## run a
// fpu16_top
module fpu16_top(
    input         aclk,
    input  [15:0] a,
    input  [15:0] b,
    input         a_valid,
    input         b_valid,
    output [15:0] add_result,
    output        add_valid,
    output [15:0] sub_result,
    output        sub_valid,
    output [15:0] mul_result,
    output        mul_valid,
    output [7:0]  cmp_result,
    output        cmp_valid
    );
==> flow/config.mk <==
export PLATFORM = sky130hd
export DESIGN_NAME = fpu16_top
export DESIGN_NICKNAME = fpu16_top
export VERILOG_FILES = /design/flow/design.v
export SDC_FILE = /design/flow/constraint.sdc
export NUM_CORES = 4
export LEC_CHECK = 0
export ABC_AREA = 0
export CAP_MARGIN = 20
export CELL_PAD_IN_SITES_GLOBAL_PLACEMENT = 3
export CORE_ASPECT_RATIO = 0.91
export CORE_MARGIN = 3
export CORE_UTILIZATION = 61
export GPL_ROUTABILITY_DRIVEN = 1
export PLACE_DENSITY_LB_ADDON = 0.1
export SLEW_MARGIN = 20
==> flow/constraint.sdc <==
create_clock -name core_clock -period 6.71 [get_ports {aclk}]
set_input_delay 1.3420 -clock core_clock [delete_from_list [all_inputs] [get_ports {aclk}]]
set_output_delay 1.3420 -clock core_clock [all_outputs]
set_load 0.01 [all_outputs]
run.sh (not shown) runs the stock make flow with config.mk's settings and CLKGATE_MAP_FILE=.
Run a did not make it past global placement without I/O, where a tool error ended it.
> inputs changed (run a -> run b)
Settings: changing CORE_UTILIZATION from 61 to 70; setting SETUP_SLACK_MARGIN to -0.48 for the first time; removing GPL_ROUTABILITY_DRIVEN (formerly 1); removing CELL_PAD_IN_SITES_GLOBAL_PLACEMENT (formerly 3); removing CORE_ASPECT_RATIO (formerly 0.91); removing ABC_AREA (formerly 0); changing CORE_MARGIN from 3 to 2; removing PLACE_DENSITY_LB_ADDON (formerly 0.1); changing the clock period (ns, I/O delays scaled along) from 6.71 to 7.04.
Results
Run b finished all stages; however, its layout fails the closing checks, the failures being negative setup slack.
Share of the synthesized netlist area taken by xor and xnor gates: run b vs run a identical
Reported for run b and run a, count of library flops with an enable pin turned out identical to the last digit.
Sequential fraction of the synthesis area across run b and run a: no real change.
Changes observed in run b relative to run a: synthesized cell count roughly the same; synthesized area per cell roughly the same; cell row count lower; horizontal die dimension lower; placeable core region lower.
Relative to run a, run b improves chip area.

* * *

Setup of P:
Starting RTL as in the previous note.
Settings: LEC_CHECK=0, CAP_MARGIN=20, CORE_MARGIN=2, CORE_UTILIZATION=61, SETUP_SLACK_MARGIN=1.36, SLEW_MARGIN=20; clock period 5.51 ns.
The flow for P finished, though final verification flagged setup timing.
### P -> Q
--- a/flow/config.mk
+++ b/flow/config.mk
@@ -10,2 +10 @@
-export CORE_UTILIZATION = 61
-export SETUP_SLACK_MARGIN = 1.36
+export CORE_UTILIZATION = 58
==> flow/constraint.sdc <==
create_clock -name core_clock -period 6.84 [get_ports {aclk}]
set_input_delay 1.3680 -clock core_clock [delete_from_list [all_inputs] [get_ports {aclk}]]
set_output_delay 1.3680 -clock core_clock [all_outputs]
set_load 0.01 [all_outputs]
--- outcome ---
Going from P to Q, the number of detailed-routing iterations run before antenna repair was found to have gone down by 1.
Q ends up with a post-placement worst setup slack that is 1.07 ns higher than in P.
Die: Q bigger than P
Q vs P: power density over the cells down by more than 10%
[flow] Q | stages: complete | final checks: fail | reason: setup timing
In the metrics for Q and P, the one carrying the higher final cycle utilization of the critical path is P.
In the flow results for Q and P, the via count is larger on P.
Static leakage power (Q vs. P) decreases slightly
In the metrics for Q and P, the one carrying the lower final worst setup slack is P.
#### Input delta (R over Q)
--- a/flow/config.mk
+++ b/flow/config.mk
@@ -10 +10,2 @@
-export CORE_UTILIZATION = 58
+export CORE_UTILIZATION = 67
+export MAX_ROUTING_LAYER = met4
==> flow/constraint.sdc <==
create_clock -name core_clock -period 7.11 [get_ports {aclk}]
set_input_delay 1.4220 -clock core_clock [delete_from_list [all_inputs] [get_ports {aclk}]]
set_output_delay 1.4220 -clock core_clock [all_outputs]
set_load 0.01 [all_outputs]
Notes after the runs:
Q -> R: chip area from the yosys synthesis statistics delta 0, exact match. Diff Q -> R: clock power went up about 2%, total via count in the routed design went up 3271, first-pass GRT wire length went up 15000 um, worst hold slack held. | floorplan core area | R vs Q | 7200 um2 lower |. On layout net count, R and Q are neck and neck. Although it ran to completion, R produced a layout that fails the final checks because of setup timing. The final reports for R and Q show total cell area at the placement stage lower in the former. R against Q: area growth from synthesis to final layout rose 0.99 points, smallest setup slack after layout fell 0.074 ns.
For S, these inputs were changed with respect to R:
--- a/flow/config.mk
+++ b/flow/config.mk
@@ -7,0 +8 @@
+export ABC_AREA = 1
@@ -10 +11,2 @@
-export CORE_UTILIZATION = 67
+export CORE_UTILIZATION = 71
+export CTS_CLUSTER_DIAMETER = 211
STATUS run=S STAGES=ALL_DONE FINAL_CHECKS=FAILED CAUSE=setup timing. Looking only at H-tree depth, and setting everything else aside, the higher value of S and R goes to R. Run comparison: R combinational family with the most area after synthesis AND-OR/OR-AND gates; S combinational family with the most area after synthesis simple AND/OR/NAND/NOR gates. R → S: combinational power share now larger; clock group total power now smaller; post-route standard cell area excluding fillers now smaller; per-cell routed wire length now smaller.
Here is what was changed in the inputs of T compared with S.
--- a/flow/config.mk
+++ b/flow/config.mk
@@ -8 +7,0 @@
-export ABC_AREA = 1
@@ -11,3 +10 @@
-export CORE_UTILIZATION = 71
-export CTS_CLUSTER_DIAMETER = 211
-export MAX_ROUTING_LAYER = met4
+export CORE_UTILIZATION = 31
==> flow/constraint.sdc <==
create_clock -name core_clock -period 7.96 [get_ports {aclk}]
set_input_delay 1.5920 -clock core_clock [delete_from_list [all_inputs] [get_ports {aclk}]]
set_output_delay 1.5920 -clock core_clock [all_outputs]
set_load 0.01 [all_outputs]
Notes after the runs:
- Summary of S and T: one run falls short of a clean finish, namely S.
- S: complete, dirty (setup timing)
- Compare T and S | final area higher: T
- For T, the first element of the critical path was b[6], unlike S, where it was b[11].
- Going from S to T, antenna diode count lost 7; count of inverters not on the clock network in the layout went down 272; switching portion of total power shows a reduction of 7.2 points; total power density per cell area saw a decrease; final tally of setup violations went down by 12.
- T against S: die boundary height +110 um; total placed cells including tap cells +6.6%; total number of cells along the worst setup path -30%; count of non-filler cells in the finished layout +about 6.4%; least setup slack across all paths after layout +0.83 ns.

* * *

fpu16_top again, from the RTL that the note above started with.
## fpu16_top
module fpu16_top(
    input         aclk,
    input  [15:0] a,
    input  [15:0] b,
    input         a_valid,
    input         b_valid,
    output [15:0] add_result,
    output        add_valid,
    output [15:0] sub_result,
    output        sub_valid,
    output [15:0] mul_result,
    output        mul_valid,
    output [7:0]  cmp_result,
    output        cmp_valid
    );
==> flow/config.mk <==
export PLATFORM = sky130hd
export DESIGN_NAME = fpu16_top
export DESIGN_NICKNAME = fpu16_top
export VERILOG_FILES = /design/flow/design.v
export SDC_FILE = /design/flow/constraint.sdc
export NUM_CORES = 4
export LEC_CHECK = 0
export CAP_MARGIN = 20
export CELL_PAD_IN_SITES_DETAIL_PLACEMENT = 2
export CELL_PAD_IN_SITES_GLOBAL_PLACEMENT = 1
export CORE_ASPECT_RATIO = 0.92
export CORE_MARGIN = 2
export CORE_UTILIZATION = 24
export CTS_CLUSTER_DIAMETER = 249
export GPL_TIMING_DRIVEN = 0
export MAX_ROUTING_LAYER = met4
export SLEW_MARGIN = 20
==> flow/constraint.sdc <==
create_clock -name core_clock -period 4.99 [get_ports {aclk}]
set_input_delay 0.9980 -clock core_clock [delete_from_list [all_inputs] [get_ports {aclk}]]
set_output_delay 0.9980 -clock core_clock [all_outputs]
set_load 0.01 [all_outputs]
The baseline completed, yet does not pass: negative setup slack.
==> next run, changes <==
- CELL_PAD_IN_SITES_DETAIL_PLACEMENT: 2 -> default
- CELL_PAD_IN_SITES_GLOBAL_PLACEMENT: 1 -> default
- CORE_ASPECT_RATIO: 0.92 -> default
- CORE_UTILIZATION: 24 -> 72
- CTS_CLUSTER_DIAMETER: 249 -> default
- GPL_TIMING_DRIVEN: 0 -> default
- MAX_ROUTING_LAYER: met4 -> default
- PLACE_DENSITY: default -> 0.67
- clock period: 4.99 -> 6.84 ns (I/O delays scaled with it)
This time the run ended with an error in 5_1_grt.
Die area came out lower by well over a third.
Area after synthesis is unchanged.
Synthesized cell count does not change.
==> next run, changes <==
- PLACE_DENSITY: 0.67 -> 0.38
- clock period: 6.84 -> 4.88 ns (I/O delays scaled with it)
The new run died in 5_1_grt with GRT-0232. Die size is unchanged. Synthesized area is unchanged. Synthesized cell count stays the same.
==> next run, changes <==
- CTS_CLUSTER_SIZE: default -> 37
- PLACE_DENSITY: 0.38 -> 0.67
- clock period: 4.88 -> 7.55 ns (I/O delays scaled with it)
What happened: The changed run never finished: it broke off in 5_1_grt; die area is unchanged; synthesized area is unchanged; synthesized cell count stays the same.
==> next run, changes <==
- CORE_UTILIZATION: 72 -> 61
- CTS_CLUSTER_SIZE: 37 -> default
- PLACE_DENSITY: 0.67 -> default
- SETUP_SLACK_MARGIN: default -> 1.56
- clock period: 7.55 -> 5.67 ns (I/O delays scaled with it)
What happened: With this change the flow finished with negative setup slack left. Die area goes up by about a fifth. Synthesized area does not change. Synthesized cell count does not change.

* * *

fpu16_top again, from the RTL that the note above started with.
make LEC_CHECK=0 ABC_AREA=1 CAP_MARGIN=20 CORE_ASPECT_RATIO=0.5 CORE_MARGIN=2 CORE_UTILIZATION=72 CTS_CLUSTER_DIAMETER=386 CTS_CLUSTER_SIZE=100 PLACE_DENSITY=0.41 SETUP_SLACK_MARGIN=1.37 SLEW_MARGIN=20 TNS_END_PERCENT=10 finish   # period 4.59 ns
The baseline ended with an error in global routing (5_1_grt) on GRT-0232.
Change:
- ABC_AREA: 1 -> not set
- CORE_ASPECT_RATIO: 0.5 -> not set
- CORE_UTILIZATION: 72 -> 40
- CTS_CLUSTER_DIAMETER: 386 -> not set
- CTS_CLUSTER_SIZE: 100 -> not set
- PLACE_DENSITY: 0.41 -> not set
- SETUP_SLACK_MARGIN: 1.37 -> not set
- TNS_END_PERCENT: 10 -> not set
- clock period: 4.59 -> 7.96 ns (I/O delays scaled with it)
The new run completed without violations.
Die area rises by 80%.
Synthesized area rises by 1.4%.
Synthesized cell count falls by 11%.
Change:
- CORE_UTILIZATION: 40 -> 66
- MAX_ROUTING_LAYER: not set -> met4
- SETUP_SLACK_MARGIN: not set -> 1.17
- clock period: 7.96 -> 4.42 ns (I/O delays scaled with it)
Result: The changed run finished but fails on negative setup slack. Non-clock buffer count rose by 109. Final cell count fell by a few percent. Power rose by well over a third. Global-route usage rose by 25 points. Core utilization rose by 37 points. Routed wire length rose by well over a third. Setup slack gets worse by 3.4 ns. Area after synthesis is unchanged. Die area fell by well over a third.
Change:
- CORE_UTILIZATION: 66 -> 40
- MAX_ROUTING_LAYER: met4 -> not set
- SETUP_SLACK_MARGIN: 1.17 -> not set
- clock period: 4.42 -> 8.0 ns (I/O delays scaled with it)
Effect:
- This time the run passed the timing, DRC and antenna checks
- non-clock buffer count came out lower by 125
- cell area went down by 3.2%
- synthesized area stays the same
- core utilization is lower by 37 points
- synthesized cell count is unchanged
- power goes down by 53%
- global-route usage went down by 25 points
- wire length decreases by 35%
Change:
- CELL_PAD_IN_SITES_DETAIL_PLACEMENT: not set -> 1
- CORE_UTILIZATION: 40 -> 24
- CTS_CLUSTER_DIAMETER: not set -> 249
After rerunning: With this change the flow finished but failed the layout checks on negative setup slack; flip-flop count does not change; area after synthesis does not change; power went up by 0.44%; worst setup slack degrades by 0.18 ns; sequential share of layout area came out lower by 0.52 points; sequential power stays flat; non-clock buffer count rises by 13; routed wire length grows by 20%; hold slack gains 0.013 ns; clock power came out lower by about 10%.
Change:
- CELL_PAD_IN_SITES_DETAIL_PLACEMENT: 1 -> not set
- CORE_UTILIZATION: 24 -> 66
- CTS_CLUSTER_DIAMETER: 249 -> not set
- clock period: 8.0 -> 7.55 ns (I/O delays scaled with it)
The changed run finished but fails on negative setup slack.
Global-route usage climbs by 26 points.
Routed wire length grows by 5.4%.
Non-clock buffer count grows by 43.
Die size is lower by 63%.
Worst setup slack degrades by 0.41 ns.
Cell area drops by 2.0%.
Total power goes up by 11%.
Sequential share of layout area rises by 0.69 points.
Power figures rest on the tool's default switching activity, not on a simulated workload.
